==> v20 <==
==> flow/design.v <==
module fifo#(parameter DEPTH = 16,
             parameter WIDTH = 16)(
  	input logic clk,
  	input logic rst,
  	input logic push_i,
    input logic [WIDTH-1:0] push_data_i,
  	input logic pop_i,
    output logic [WIDTH-1:0] pop_data_i,
    output logic fifo_full,
    output logic fifo_empty);
  localparam addr_bits = $clog2(DEPTH);
  localparam PUSH_ONLY = 2'b10;
  localparam POP_ONLY = 2'b01;
  localparam PUSH_AND_POP = 2'b11;
  logic [DEPTH-1:0][WIDTH-1:0] mem_queue;
  logic [addr_bits:0] rd_ptr, wr_ptr, nxt_rd_ptr, nxt_wr_ptr;
  logic [addr_bits:0] max_index_ptr, min_index_ptr;
  assign max_index_ptr = {1'b1,{addr_bits{1'b0}}};
  assign min_index_ptr = {addr_bits+1{1'b0}};
  assign fifo_full = (rd_ptr[addr_bits] != wr_ptr[addr_bits] ) && (rd_ptr[addr_bits-1:0] == wr_ptr[addr_bits-1:0] );
  assign fifo_empty = (rd_ptr == wr_ptr);
  assign nxt_rd_ptr = rd_ptr + {{addr_bits{1'b0}},1'b1};
  assign nxt_wr_ptr = wr_ptr + {{addr_bits{1'b0}},1'b1};
  always@(posedge clk) begin
    if (rst) begin
      rd_ptr <= {addr_bits+1{1'b0}};
      wr_ptr <= {addr_bits+1{1'b0}};
    end
    else begin
      case({push_i,pop_i})
        PUSH_ONLY: begin
          mem_queue[wr_ptr[addr_bits-1:0]] <= push_data_i;          
		  wr_ptr <= nxt_wr_ptr;
        end
        POP_ONLY: begin 
          pop_data_i <= mem_queue[rd_ptr[addr_bits-1:0]];
          rd_ptr <= nxt_rd_ptr;
        end
        PUSH_AND_POP: begin
          mem_queue[wr_ptr[addr_bits-1:0]] <= push_data_i;
          pop_data_i <= mem_queue[rd_ptr[addr_bits-1:0]];
          wr_ptr <= nxt_wr_ptr;
          rd_ptr <= nxt_rd_ptr;
        end
      endcase
    end
  end
endmodule
==> flow/run.sh <==
#!/bin/bash
# the make line also repeats each setting of config.mk as NAME=value (left out here)
make -C /OpenROAD-flow-scripts/flow DESIGN_CONFIG=/design/flow/config.mk WORK_HOME=/design/flow/orfs CLKGATE_MAP_FILE= finish
==> flow/config.mk <==
export PLATFORM = sky130hd
export DESIGN_NAME = fifo
export DESIGN_NICKNAME = fifo
export VERILOG_FILES = /design/flow/design.v
export SDC_FILE = /design/flow/constraint.sdc
export NUM_CORES = 4
export LEC_CHECK = 0
export CAP_MARGIN = 20
export CELL_PAD_IN_SITES_GLOBAL_PLACEMENT = 0
export CORE_MARGIN = 2
export CORE_UTILIZATION = 72
export CTS_CLUSTER_DIAMETER = 231
export GPL_ROUTABILITY_DRIVEN = 0
export GPL_TIMING_DRIVEN = 1
export HOLD_SLACK_MARGIN = 0.16
export MIN_ROUTING_LAYER = met1
export PLACE_DENSITY = 0.38
export SLEW_MARGIN = 20
==> flow/constraint.sdc <==
create_clock -name core_clock -period 2.92 [get_ports {clk}]
set_input_delay 0.5840 -clock core_clock [delete_from_list [all_inputs] [get_ports {clk}]]
set_output_delay 0.5840 -clock core_clock [all_outputs]
set_load 0.01 [all_outputs]
==> v5: changes against v20 <==
==> flow/config.mk (replaced) <==
export PLATFORM = sky130hd
export DESIGN_NAME = fifo
export DESIGN_NICKNAME = fifo
export VERILOG_FILES = /design/flow/design.v
export SDC_FILE = /design/flow/constraint.sdc
export NUM_CORES = 4
export LEC_CHECK = 0
export CAP_MARGIN = 20
export CORE_MARGIN = 2
export CORE_UTILIZATION = 72
export CTS_CLUSTER_SIZE = 30
export PLACE_DENSITY = 0.38
export SETUP_SLACK_MARGIN = 0.56
export SLEW_MARGIN = 20
==> flow/constraint.sdc (replaced) <==
create_clock -name core_clock -period 1.94 [get_ports {clk}]
set_input_delay 0.3880 -clock core_clock [delete_from_list [all_inputs] [get_ports {clk}]]
set_output_delay 0.3880 -clock core_clock [all_outputs]
set_load 0.01 [all_outputs]
==> v10: changes against v20 <==
==> flow/config.mk (replaced) <==
export PLATFORM = sky130hd
export DESIGN_NAME = fifo
export DESIGN_NICKNAME = fifo
export VERILOG_FILES = /design/flow/design.v
export SDC_FILE = /design/flow/constraint.sdc
export NUM_CORES = 4
export LEC_CHECK = 0
export CAP_MARGIN = 20
export CORE_MARGIN = 2
export CORE_UTILIZATION = 72
export CTS_CLUSTER_SIZE = 37
export SLEW_MARGIN = 20
==> flow/constraint.sdc (replaced) <==
create_clock -name core_clock -period 4.01 [get_ports {clk}]
set_input_delay 0.8020 -clock core_clock [delete_from_list [all_inputs] [get_ports {clk}]]
set_output_delay 0.8020 -clock core_clock [all_outputs]
set_load 0.01 [all_outputs]
==> results.sh <==
# yosys + openroad results
export IMPL_viasPerCell=6.76
export IMPL_layoutNonFillerInstCount=1118
export IMPL_grtUsageTotal=0.303
export IMPL_logic_area_um2=5300
export IMPL_swShare=0.220
export IMPL_comb_power_share=0.100
export IMPL_timing_hold_ws_ps=555
export IMPL_wl_met1_um=12300
export IMPL_place_area_um2=14800
export IMPL_worst_setup_path_end_kind="register"
export IMPL_status="complete, no violations"
export IMPL_fmax_mhz=362
export IMPL_max_slew_worst_pin_slew_ps=645
The numbers above come from v20.

==> results.sh <==
# yosys + openroad results
export IMPL_timing_hold_ws_ps=584
export IMPL_finalWorstSetupSlack_ps=-400
export IMPL_violations="negative setup slack"
export IMPL_layoutNonFillerInstCount=1231
export IMPL_finalSetupViolCount=271
export IMPL_place_area_um2=15900
export IMPL_status="complete, but fails checks"
export IMPL_worst_setup_path_end_kind="output pin"
export IMPL_fmax_mhz=427
export IMPL_viasPerCell=7.86
export IMPL_wl_met1_um=15400
export IMPL_logic_area_um2=6100
The numbers above come from v5.

==> results.sh <==
# yosys + openroad results
export IMPL_status="complete, no violations"
export IMPL_timing_hold_ws_ps=549
export IMPL_grtUsageTotal=0.303
export IMPL_layoutNonFillerInstCount=1096
export IMPL_max_slew_worst_pin_slew_ps=1130
export IMPL_wl_met1_um=11900
export IMPL_fmax_mhz=294
The numbers above come from v10.

